## axi_to_apb_bridge
module axi_to_apb_bridge (
    input  logic        clk,
    input  logic        rst_n,
    input  logic [31:0] awaddr,
    input  logic        awvalid,
    output logic        awready,
    input  logic [31:0] wdata,
    input  logic        wvalid,
    output logic        wready,
    output logic        bvalid,
    input  logic        bready,
    output logic        PSEL,
    output logic        PENABLE,
    output logic        PWRITE,
    output logic [31:0] PADDR,
    output logic [31:0] PWDATA
);
export LEC_CHECK = 0
export CAP_MARGIN = 0
export CELL_PAD_IN_SITES_GLOBAL_PLACEMENT = 2
export CORE_ASPECT_RATIO = 0.5
export CORE_MARGIN = 2
export CORE_UTILIZATION = 49
export CTS_CLUSTER_DIAMETER = 288
export CTS_CLUSTER_SIZE = 99
export HOLD_SLACK_MARGIN = -0.1
export PLACE_DENSITY = 0.87
export SETUP_SLACK_MARGIN = 1.13
export SLEW_MARGIN = 20
export TNS_END_PERCENT = 15
create_clock -name core_clock -period 5.0 [get_ports {clk}]
run.sh (not shown) runs the stock make flow with config.mk's settings and CLKGATE_MAP_FILE=.
Then changed:
==> flow/config.mk (replaced) <==
export PLATFORM = sky130hd
export DESIGN_NAME = axi_to_apb_bridge
export DESIGN_NICKNAME = axi_to_apb_bridge
export VERILOG_FILES = /design/flow/design.v
export SDC_FILE = /design/flow/constraint.sdc
export NUM_CORES = 4
export LEC_CHECK = 0
export CAP_MARGIN = 20
export CORE_MARGIN = 2
export CORE_UTILIZATION = 68
export SLEW_MARGIN = 20
==> flow/constraint.sdc (replaced) <==
create_clock -name core_clock -period 3.26 [get_ports {clk}]
set_input_delay 0.6520 -clock core_clock [delete_from_list [all_inputs] [get_ports {clk}]]
set_output_delay 0.6520 -clock core_clock [all_outputs]
set_load 0.01 [all_outputs]
Worst setup slack degrades by 1.3 ns; hold slack gets worse by 0.30 ns; die size shrinks by 27%; synthesized cell count is unchanged; total power rose by 67%; cell area is about the same; routed wire length rose by about 40%; clock power grows by 65%; critical path depth goes down by 1; global-route usage went up by 21 points.
Then changed:
--- a/flow/config.mk
+++ b/flow/config.mk
@@ -10 +10,2 @@
-export CORE_UTILIZATION = 68
+export CORE_UTILIZATION = 67
+export CTS_CLUSTER_SIZE = 37
==> flow/constraint.sdc (replaced) <==
create_clock -name core_clock -period 1.81 [get_ports {clk}]
set_input_delay 0.3620 -clock core_clock [delete_from_list [all_inputs] [get_ports {clk}]]
set_output_delay 0.3620 -clock core_clock [all_outputs]
set_load 0.01 [all_outputs]
=> With this change the flow failed in clock tree synthesis on DPL-0038. Synthesized area stays the same. Die size climbs by 1.4%. Synthesized cell count does not change.
Then changed:
--- a/flow/config.mk
+++ b/flow/config.mk
@@ -10,2 +10,2 @@
-export CORE_UTILIZATION = 67
-export CTS_CLUSTER_SIZE = 37
+export CORE_UTILIZATION = 56
+export SETUP_SLACK_MARGIN = 1.9
@@ -12,0 +13 @@
+export TNS_END_PERCENT = 15
==> flow/constraint.sdc (replaced) <==
create_clock -name core_clock -period 7.07 [get_ports {clk}]
set_input_delay 1.4140 -clock core_clock [delete_from_list [all_inputs] [get_ports {clk}]]
set_output_delay 1.4140 -clock core_clock [all_outputs]
set_load 0.01 [all_outputs]
With this change the flow passed the timing, DRC and antenna checks.
Synthesized area is unchanged.
Synthesized cell count stays the same.
Die area rises by about 19%.
Then changed:
--- a/flow/config.mk
+++ b/flow/config.mk
@@ -10,2 +10,2 @@
-export CORE_UTILIZATION = 56
-export SETUP_SLACK_MARGIN = 1.9
+export CORE_UTILIZATION = 72
+export PLACE_DENSITY_LB_ADDON = 0.01
@@ -13 +12,0 @@
-export TNS_END_PERCENT = 15
==> flow/constraint.sdc (replaced) <==
create_clock -name core_clock -period 0.917 [get_ports {clk}]
set_input_delay 0.1834 -clock core_clock [delete_from_list [all_inputs] [get_ports {clk}]]
set_output_delay 0.1834 -clock core_clock [all_outputs]
set_load 0.01 [all_outputs]
Result: The changed run failed in detailed placement, error DPL-0038; die area came out lower by 21%; synthesized area does not change; synthesized cell count is unchanged.

Starting RTL as in the previous note.
make LEC_CHECK=0 ABC_AREA=1 CAP_MARGIN=5 CORE_MARGIN=2 CORE_UTILIZATION=69 CTS_CLUSTER_SIZE=49 GPL_ROUTABILITY_DRIVEN=0 MAX_ROUTING_LAYER=met5 MIN_ROUTING_LAYER=met1 PLACE_DENSITY_LB_ADDON=0.28 SLEW_MARGIN=10 finish   # period 2.4 ns
Change:
==> flow/config.mk (replaced) <==
export PLATFORM = sky130hd
export DESIGN_NAME = axi_to_apb_bridge
export DESIGN_NICKNAME = axi_to_apb_bridge
export VERILOG_FILES = /design/flow/design.v
export SDC_FILE = /design/flow/constraint.sdc
export NUM_CORES = 4
export LEC_CHECK = 0
export CAP_MARGIN = 30
export CORE_MARGIN = 2
export CORE_UTILIZATION = 61
export CTS_CLUSTER_DIAMETER = 305
export CTS_CLUSTER_SIZE = 98
export GPL_ROUTABILITY_DRIVEN = 0
export MAX_ROUTING_LAYER = met5
export MIN_ROUTING_LAYER = met1
export SLEW_MARGIN = 10
export TNS_END_PERCENT = 20
==> flow/constraint.sdc (replaced) <==
create_clock -name core_clock -period 4.02 [get_ports {clk}]
set_input_delay 0.8040 -clock core_clock [delete_from_list [all_inputs] [get_ports {clk}]]
set_output_delay 0.8040 -clock core_clock [all_outputs]
set_load 0.01 [all_outputs]
Result: The changed run passed the timing, DRC and antenna checks; cell area goes down by 5.2%; power drops by 39%; wire length drops by 30%; setup slack is better by 1000 ps; sequential cell count stays the same; clock skew is about the same.
Change:
==> flow/config.mk (replaced) <==
export PLATFORM = sky130hd
export DESIGN_NAME = axi_to_apb_bridge
export DESIGN_NICKNAME = axi_to_apb_bridge
export VERILOG_FILES = /design/flow/design.v
export SDC_FILE = /design/flow/constraint.sdc
export NUM_CORES = 4
export LEC_CHECK = 0
export CAP_MARGIN = 20
export CORE_MARGIN = 2
export CORE_UTILIZATION = 32
export SLEW_MARGIN = 20
==> flow/constraint.sdc (replaced) <==
create_clock -name core_clock -period 7.07 [get_ports {clk}]
set_input_delay 1.4140 -clock core_clock [delete_from_list [all_inputs] [get_ports {clk}]]
set_output_delay 1.4140 -clock core_clock [all_outputs]
set_load 0.01 [all_outputs]
The changed run finished with timing, DRC and antenna clean.
Critical path depth fell by 1.
Design area rose by about 1.1%.
Sequential share of layout area fell by 0.43 points.
Total power fell by about 44%.
Setup slack improves by 1900 ps.
Count of clock-buffer cells in the layout rose by 2.
Change:
--- a/flow/config.mk
+++ b/flow/config.mk
@@ -8,4 +8,5 @@
 export CAP_MARGIN = 20
 export CORE_MARGIN = 2
-export CORE_UTILIZATION = 32
+export CORE_UTILIZATION = 66
+export CTS_CLUSTER_SIZE = 68
 export SLEW_MARGIN = 20
==> flow/constraint.sdc (replaced) <==
create_clock -name core_clock -period 2.03 [get_ports {clk}]
set_input_delay 0.4060 -clock core_clock [delete_from_list [all_inputs] [get_ports {clk}]]
set_output_delay 0.4060 -clock core_clock [all_outputs]
set_load 0.01 [all_outputs]
What happened: This time the run produced a layout that fails on setup timing. Clock power climbs to 3.5 times its value. Setup slack loses 3400 ps. Non-clock buffer count climbs by 41. Power climbs to 3.8 times its value.

Starting RTL as in the previous note.
export LEC_CHECK = 0
export ABC_AREA = 1
export CAP_MARGIN = 25
export CELL_PAD_IN_SITES_DETAIL_PLACEMENT = 0
export CORE_ASPECT_RATIO = 1.43
export CORE_MARGIN = 8
export CORE_UTILIZATION = 55
export GPL_ROUTABILITY_DRIVEN = 0
export GPL_TIMING_DRIVEN = 1
export MIN_ROUTING_LAYER = met2
export SETUP_SLACK_MARGIN = 0.34
export SLEW_MARGIN = 20
create_clock -name core_clock -period 4.24 [get_ports {clk}]
Rerun with:
CAP_MARGIN = 20   (was 25)
CELL_PAD_IN_SITES_DETAIL_PLACEMENT = unset   (was 0)
CORE_ASPECT_RATIO = unset   (was 1.43)
CORE_MARGIN = 2   (was 8)
CORE_UTILIZATION = 68   (was 55)
CTS_CLUSTER_DIAMETER = 197   (was unset)
CTS_CLUSTER_SIZE = 37   (was unset)
GPL_ROUTABILITY_DRIVEN = unset   (was 0)
GPL_TIMING_DRIVEN = unset   (was 1)
MIN_ROUTING_LAYER = unset   (was met2)
SETUP_SLACK_MARGIN = unset   (was 0.34)
clock period = 1.98 ns   (was 4.24 ns; I/O delays follow)
Effect:
- total power climbs by 120%
- design area climbs by 0.86%
- global-route usage climbs by 6.0 points
- first-iteration DRC count drops by 54%
- core utilization climbs by 19 points
- wire length climbs by 15%
- area after synthesis stays the same
- cell count drops by 0.76%
- non-clock buffer count climbs by 14

axi_to_apb_bridge again, from the RTL that the note above started with.
clock: 1.82 ns
lec_check: 0
abc_area: 1
cap_margin: 20
core_margin: 2
core_utilization: 72
cts_cluster_diameter: 363
cts_cluster_size: 95
setup_slack_margin: -0.07
slew_margin: 20
The starting point ended with an error in clock tree synthesis on DPL-0033.
Next try:
Settings changed: ABC_AREA 1 to not set, CORE_UTILIZATION 72 to 40, CTS_CLUSTER_DIAMETER 363 to not set, CTS_CLUSTER_SIZE 95 to not set, SETUP_SLACK_MARGIN -0.07 to not set.
Clock period 1.82 ns to 3.26 ns, I/O delays scaled along.
The new run went through all stages and came out clean.
Die size went up by 67%.
Area after synthesis went down by about 6%.
Synthesized cell count went down by about 37%.
Next try:
Settings changed: CORE_UTILIZATION 40 to 66, CTS_CLUSTER_SIZE set to 37, SETUP_SLACK_MARGIN set to -0.16.
Clock period 3.26 ns to 1.81 ns, I/O delays scaled along.
Effect: This time the run did not get past global routing on DPL-0038. Die size decreases by well over a third. Area after synthesis stays the same. Synthesized cell count stays the same.
Next try:
Settings changed: CORE_UTILIZATION 66 to 40, CTS_CLUSTER_SIZE 37 to not set, SETUP_SLACK_MARGIN -0.16 to not set.
Clock period 1.81 ns to 5.0 ns, I/O delays scaled along.
=>
- Now the flow passed the timing, DRC and antenna checks
- synthesized cell count does not change
- synthesized area stays the same
- die area rose by well over a third
Next try:
Settings changed: CELL_PAD_IN_SITES_DETAIL_PLACEMENT set to 1, CORE_ASPECT_RATIO set to 1.43, CORE_UTILIZATION 40 to 36, GPL_TIMING_DRIVEN set to 0, SETUP_SLACK_MARGIN set to 0.34.
The new run ran to the end with no violations.
Count of clock-buffer cells in the layout does not change.
Area after synthesis is unchanged.
Power came out higher by 1.9%.
Die area climbs by 11%.
Clock power came out lower by about 4%.
Fmax went up by 9.5%.
Register-to-register slack improves by 180 ps.

Setup of run 1:
The RTL this note starts from:
==> flow/design.v <==
`timescale 1ns / 1ps
module axi_to_apb_bridge (
    input  logic        clk,
    input  logic        rst_n,
    input  logic [31:0] awaddr,
    input  logic        awvalid,
    output logic        awready,
    input  logic [31:0] wdata,
    input  logic        wvalid,
    output logic        wready,
    output logic        bvalid,
    input  logic        bready,
    output logic        PSEL,
    output logic        PENABLE,
    output logic        PWRITE,
    output logic [31:0] PADDR,
    output logic [31:0] PWDATA
);
    typedef enum logic [2:0] {IDLE, SETUP, ACCESS, WAIT_DONE} state_t;
    state_t state;
    logic [31:0] addr_reg;
    int burst_cnt;
    localparam int burst_len = 4;
    always_ff @(posedge clk or negedge rst_n) begin
        if (!rst_n) begin
            state     <= IDLE;
            awready   <= 0;
            wready    <= 0;
            bvalid    <= 0;
            PSEL      <= 0;
            PENABLE   <= 0;
            PWRITE    <= 0;
            PADDR     <= 0;
            PWDATA    <= 0;
            addr_reg  <= 0;
            burst_cnt <= 0;
        end else begin
            case (state)
                IDLE: begin
                    if (awvalid) begin
                        awready <= 1;
                    end
                    if (awvalid && awready) begin
                        addr_reg  <= awaddr;
                        burst_cnt <= 0;
                        awready   <= 0;
                        state     <= SETUP;
                    end
                end
                SETUP: begin
                    if (wvalid) begin
                        wready  <= 1;
                        PADDR   <= addr_reg;
                        PWDATA  <= wdata;
                        PWRITE  <= 1;
                        PSEL    <= 1;
                        state   <= ACCESS;
                    end
                end
                ACCESS: begin
                    wready  <= 0;
                    PENABLE <= 1;
                    state   <= WAIT_DONE;
                end
                WAIT_DONE: begin
                    PENABLE <= 0;
                    PSEL    <= 0;
                    PWRITE  <= 0;
                    burst_cnt <= burst_cnt + 1;
                    addr_reg  <= addr_reg + 4;
                    if (burst_cnt == burst_len - 1) begin
                        bvalid <= 1;
                        state  <= IDLE;
                    end else begin
                        state <= SETUP;
                    end
                end
            endcase
            if (bvalid && bready) begin
                bvalid <= 0;
                awready <= 1;
                burst_cnt  <= 0;
            end
        end
    end
endmodule
make LEC_CHECK=0 CAP_MARGIN=0 CELL_PAD_IN_SITES_GLOBAL_PLACEMENT=2 CORE_ASPECT_RATIO=0.5 CORE_MARGIN=2 CORE_UTILIZATION=40 CTS_CLUSTER_DIAMETER=288 CTS_CLUSTER_SIZE=99 HOLD_SLACK_MARGIN=-0.1 PLACE_DENSITY=0.87 SETUP_SLACK_MARGIN=-0.25 SLEW_MARGIN=20 TNS_END_PERCENT=15 finish   # period 5.0 ns
Run 1: all stages complete, timing, DRC and antenna checks passed
What run 2 does differently from run 1 at the input level:
# run 1
export LEC_CHECK = 0
export CAP_MARGIN = 0
export CELL_PAD_IN_SITES_GLOBAL_PLACEMENT = 2
export CORE_ASPECT_RATIO = 0.5
export CORE_MARGIN = 2
export CORE_UTILIZATION = 40
export CTS_CLUSTER_DIAMETER = 288
export CTS_CLUSTER_SIZE = 99
export HOLD_SLACK_MARGIN = -0.1
export PLACE_DENSITY = 0.87
export SETUP_SLACK_MARGIN = -0.25
export SLEW_MARGIN = 20
export TNS_END_PERCENT = 15
create_clock -name core_clock -period 5.0 [get_ports {clk}]
# run 2
export LEC_CHECK = 0
export CAP_MARGIN = 20
export CORE_MARGIN = 2
export CORE_UTILIZATION = 66
export CTS_CLUSTER_SIZE = 42
export SLEW_MARGIN = 20
create_clock -name core_clock -period 1.88 [get_ports {clk}]
Results
- Run 2: DPL-0038 in 5_1_grt -> run aborted
- Between run 1 and run 2, the netlist area before placement figures differ only marginally.
- From run 2 to run 1, adder-cell share of the synthesized area did not move at all.
- Total of cells resized after clock tree synthesis: higher on run 2
- | hold-fix buffer count after cts | run 2 vs run 1 | 1 higher |
- The higher die size of run 2 and run 1 is in run 1.
The inputs of run 3 differ from those of run 2 as listed below.
# run 2
export LEC_CHECK = 0
export CAP_MARGIN = 20
export CORE_MARGIN = 2
export CORE_UTILIZATION = 66
export CTS_CLUSTER_SIZE = 42
export SLEW_MARGIN = 20
create_clock -name core_clock -period 1.88 [get_ports {clk}]
# run 3
export LEC_CHECK = 0
export CAP_MARGIN = 20
export CORE_MARGIN = 2
export CORE_UTILIZATION = 68
export CTS_CLUSTER_SIZE = 37
export SLEW_MARGIN = 20
create_clock -name core_clock -period 1.81 [get_ports {clk}]
[summary]
- Area of placed instances came out higher on run 3 than on run 2.
- Number of storage elements in the synthesis netlist: run 3 vs run 2 identical
- NOTE floorplan row count run 2->run 3 decreased by a few percent
- In run 3, half-perimeter wire length after placement is higher than in run 2.
- Summary of the comparison: initial core utilization is higher in run 3, relative to run 2.
- Reported for run 2 and run 3, chip area from the yosys synthesis statistics turned out identical to the last digit.
- Run 3 terminated abnormally: 4_1_cts reported DPL-0038.
- Min width of the die across run 2 and run 3: run 3
- Going from run 2 to run 3, total core area lower; die area lower; number of cells produced by synthesis closely matched the old numbers.
Setup changes, run 3 to run 4
# run 3
export LEC_CHECK = 0
export CAP_MARGIN = 20
export CORE_MARGIN = 2
export CORE_UTILIZATION = 68
export CTS_CLUSTER_SIZE = 37
export SLEW_MARGIN = 20
create_clock -name core_clock -period 1.81 [get_ports {clk}]
# run 4
export LEC_CHECK = 0
export CAP_MARGIN = 20
export CORE_MARGIN = 2
export CORE_UTILIZATION = 60
export SLEW_MARGIN = 20
create_clock -name core_clock -period 2.18 [get_ports {clk}]
[summary]
Run 4 was carried through to the last stage, and its layout satisfied the timing, DRC and antenna checks.
When run 4 is set beside run 3, its placeable core region turns out to be 12% larger.
Diff run 4..run 3 | count of input and output buffers | unchanged
Per the comparison of run 4 with run 3, fraction of synthesized cell area in xor and xnor cells stayed essentially flat, number of standard cells reported by yosys stayed essentially flat.
Going from run 3 to run 4, vertical die size has increased, die area went up 13%, global placer's final weighted congestion held.
Run 4 ended up with a higher placement row count than run 3 did.
Power figures rest on the tool's default switching activity, not on a simulated workload.
